Setup of run A:
Design cordic_sin_cos, start of the top module:
module cordic_sin_cos
(
    input clk,
    input reset_n,
    input i_call,
    input [31:0] i_data,
    output o_done,
    output [31:0] o_cos,
    output [31:0] o_sin
);
Size: ~170 flip-flops.
clock: 12.8 ns
lec_check: 0
abc_area: 1
cap_margin: 20
core_aspect_ratio: 1.44
core_margin: 2
core_utilization: 72
cts_cluster_diameter: 369
cts_cluster_size: 95
place_density: 0.38
slew_margin: 20
run.sh (not shown) runs the stock make flow with config.mk's settings and CLKGATE_MAP_FILE=.
Status(run A) = ERROR, stage = 5_1_grt
Setup changes, run A to run B
Settings: setting TNS_END_PERCENT to 5 for the first time; changing CORE_UTILIZATION from 72 to 58; removing CTS_CLUSTER_SIZE (formerly 95); changing CTS_CLUSTER_DIAMETER from 369 to 381; removing CORE_ASPECT_RATIO (formerly 1.44); removing PLACE_DENSITY (formerly 0.38); changing the clock period (ns, I/O delays scaled along) from 12.8 to 16.2.
--- outcome ---
In run B the implementation completed, yet the final layout does not meet the checks, the culprit being setup timing. In the metrics for run B and run A, the one carrying the lower die outline height is run B. Sum of net half-perimeters after detailed placement: run B < run A. The final weighted congestion in routability-driven placement reported for run B is smaller than that of run A by about 4%. From run A to run B, maximum number of buffers from clock root to sink did not move at all. Post-placement cell count, run B and run A: lower on run A. Die size (run A / run B): 0.809.
For run C, these inputs were changed with respect to run B:
Settings: CTS_CLUSTER_DIAMETER changed from 381 to 378; MAX_ROUTING_LAYER newly set to met4; TNS_END_PERCENT removed (was 5); the clock period (ns, I/O delays scaled along) changed from 16.2 to 23.3.
--- outcome ---
- Every run in run C and run B closed cleanly, with the single exception of run B.
- Every stage of run B finished as expected; the final checks, on the other hand, flagged setup timing, which means the layout fails.
- Against run B, run C comes in 2 lower on number of antenna repair diodes.
- Run C — fraction of cell area in non-clock buffers 6.3 points lower, run B as reference
- Run B → run C: final area shows a reduction of 5.0%, worst-margin pin slew shows an increase of 0.037 ns, count of non-filler cells in the finished layout shows a reduction of 300.


== v3 ==
The RTL this note starts from:
==> flow/design.v <==
`timescale 1ns / 1ps
module cordic_sin_cos
(
    input clk,
    input reset_n,
    input i_call,
    input [31:0] i_data,
    output o_done,
    output [31:0] o_cos,
    output [31:0] o_sin
);
cordic_sin_cos_core u_sin_cos (
    .clk     ( clk ),
    .reset_n ( reset_n ),
    .i_call  ( i_call ),
    .i_data  ( i_data ),
    .o_done  ( o_done ),
    .o_cos   ( o_cos ),
    .o_sin   ( o_sin )
);
endmodule
module cordic_sin_cos_core(
    clk,
    reset_n,
    i_call,
    i_data,
    o_done,
    o_cos,
    o_sin
);
     input clk;
     input reset_n;
	 input i_call; 
	 input signed [31:0] i_data;
	 output o_done;
	 output signed [31:0] o_cos;
	 output signed [31:0] o_sin;	 
	 function [31:0] atan;
	    input [3:0] idx;
	    case( idx )
	       4'd0: atan = 32'd2949120;  4'd1: atan = 32'd1740992;  4'd2: atan = 32'd919872;  4'd3: atan = 32'd466944;
	       4'd4: atan = 32'd234368;   4'd5: atan = 32'd117312;   4'd6: atan = 32'd58688;   4'd7: atan = 32'd29312;
	       4'd8: atan = 32'd14656;    4'd9: atan = 32'd7360;     4'd10: atan = 32'd3648;   4'd11: atan = 32'd1856;
	       4'd12: atan = 32'd896;     4'd13: atan = 32'd448;     4'd14: atan = 32'd256;    default: atan = 32'd128;
	    endcase
	 endfunction
	 reg signed [31:0]x,y,tx,ty,deg,rcos,rsin;
	 reg [7:0]i,seg;
	 reg isdone,isnegcos,isnegsin,isswap;
	 always @ ( posedge clk or negedge reset_n )
	 if( !reset_n )
	 begin
	    { x,y,deg,rcos,rsin } <= { 32'd0,32'd0,32'd0,32'd0,32'd0};
		i <= 8'd0;
		{ isdone,isnegcos,isnegsin,isswap } <= { 1'b0,1'b0,1'b0,1'b0 };
	 end
	 else if( i_call )
	 case( i )       
  	    0:
		begin
		   seg = i_data / 90;
		   if( seg == 0 ) 
		   begin 
		   	  deg <= i_data; 
		   	  isnegcos <= 0; 
		   	  isnegsin <= 0; 
		   	  isswap <= 0; 
		   end
		   else if( seg == 1 ) 
		   begin 
		   	  deg <= i_data - 90; 
		   	  isnegcos <= 1; 
		   	  isnegsin <= 0; 
		   	  isswap <= 1; 
		   end
		   else if( seg == 2 ) 
		   begin 
		   	  deg <= i_data - 180; 
		   	  isnegcos <= 1; 
		   	  isnegsin <= 1; 
		   	  isswap <= 0; 
		   end
		   else if( seg == 3 ) 
		   begin 
		   	  deg <= i_data - 270; 
		   	  isnegcos <= 0; 
		   	  isnegsin <= 1; 
		   	  isswap <= 1;  
		   end 
		   i <= i + 1'b1;
	    end		 
		1:
		begin 
		   x <= 32'd39797; 
		   y <= 32'd0; 
		   deg <= deg << 16; 
		   i <= i + 1'b1; 
		end					 
		2,3,4,5,6,7,8,9,10,11,12,13,14,15,16,17:
		if( deg > 0 )
		begin
		   ty = y >>> i-2;
		   tx = x >>> i-2;
		   x <= x - ty;
		   y <= y + tx;
		   deg <= deg - atan(i-2);
		   i <= i + 1'b1;
		end
		else
		begin
		   ty = y >>> i-2;
		   tx = x >>> i-2;
		   x <= x + ty ;
		   y <= y - tx ;
		   deg <= deg + atan(i-2);
		   i <= i + 1'b1;
		end
		18:
		begin 
		   {rcos,rsin} <= isswap ? { y,x } : { x,y }; 
		   i <= i + 1'b1; 
		end			
		19:
		begin 
		   isdone <= 1'b1; 
		   i <= i + 1'b1; 
		end		
		20:
		begin 
		   isdone <= 1'b0; 
		   i <= 8'd0; 
		end		   
	 endcase
	 assign o_done = isdone;
	 assign o_cos = isnegcos ? -(rcos) : rcos;
	 assign o_sin = isnegsin ? -(rsin) : rsin;
endmodule
Settings: LEC_CHECK=0, ABC_AREA=1, CAP_MARGIN=20, CELL_PAD_IN_SITES_DETAIL_PLACEMENT=0, CORE_MARGIN=2, CORE_UTILIZATION=72, CTS_CLUSTER_SIZE=14, GPL_TIMING_DRIVEN=1, HOLD_SLACK_MARGIN=0.3, PLACE_DENSITY_LB_ADDON=0.11, SETUP_SLACK_MARGIN=0.45, SLEW_MARGIN=20; clock period 15.8 ns.
In the summary table, v3 is marked failed, with error GRT-0116 raised in global routing (5_1_grt).
[inputs] v12 vs v3
- PLACE_DENSITY newly set to 0.6
- PLACE_DENSITY_LB_ADDON removed (was 0.11)
- HOLD_SLACK_MARGIN changed from 0.3 to 0.29
- SETUP_SLACK_MARGIN changed from 0.45 to 4.09
==> results <==
Per-instance average area after synthesis: v3 vs v12 identical. No final results exist for v12, since it was stopped by error GRT-0229 during global routing (5_1_grt). The log for v3 ends in global routing (5_1_grt) with error GRT-0116, so the run never completed. Comparing v12 against v3, there is no change at all in die size. Compared with v3, v12 improves worst setup timing slack at the placement stage. Detailed placer's ending HPWL of v12 falls short of that of v3 by a few percent. From v3 to v12, count of mapped cells out of synthesis did not move at all. Weighted congestion at the end of routability-driven global placement, v12 vs v3: up slightly. Post-CTS setup repair buffer count was lower in v12 than in v3. As far as count of different cell masters after synthesis goes, v3 and v12 are indistinguishable; the numbers are identical.
What v2 does differently from v12 at the input level:
- ABC_AREA: 1 -> unset
- CTS_CLUSTER_SIZE: 14 -> unset
- CELL_PAD_IN_SITES_DETAIL_PLACEMENT: 0 -> unset
- HOLD_SLACK_MARGIN: 0.29 -> unset
- CORE_UTILIZATION: 72 -> 40
- PLACE_DENSITY: 0.6 -> unset
- SETUP_SLACK_MARGIN: 4.09 -> unset
- GPL_TIMING_DRIVEN: 1 -> unset
- the clock period (ns, I/O delays scaled along): 15.8 -> 29.1
Results
Looking at the reports, v2 completed the entire flow and the layout it produced met the timing, design-rule and antenna checks. Against v12, synthesized area in v2 fell slightly. v2 against v12; total nets after synthesis is down by more than 10%. In the reports for v12 and v2, the smaller post-synth area from yosys stat belongs to v2. Diff v2..v12 | number of sinks handled by clock tree synthesis | unchanged.
What v33 does differently from v2 at the input level:
- CAP_MARGIN changed from 20 to 0
- CORE_UTILIZATION changed from 40 to 72
- CORE_ASPECT_RATIO newly set to 0.5
- SETUP_SLACK_MARGIN newly set to -2.0
- the clock period (ns, I/O delays scaled along) changed from 29.1 to 30.0
### Flow results
Ran to the end and failed final checks on setup timing: v33.
[diff] final area, v33 relative to v2: improvement
Summary of v33 over v2: routed wire length picked up an extra 4800 um, relative area change from synthesis to final layout lost 5.2 points, fraction of the mapped netlist area in compound gates neither gained nor lost much, via count of the first global-routing pass picked up an extra 2003.
v33 vs v2: layout clock buffer count down
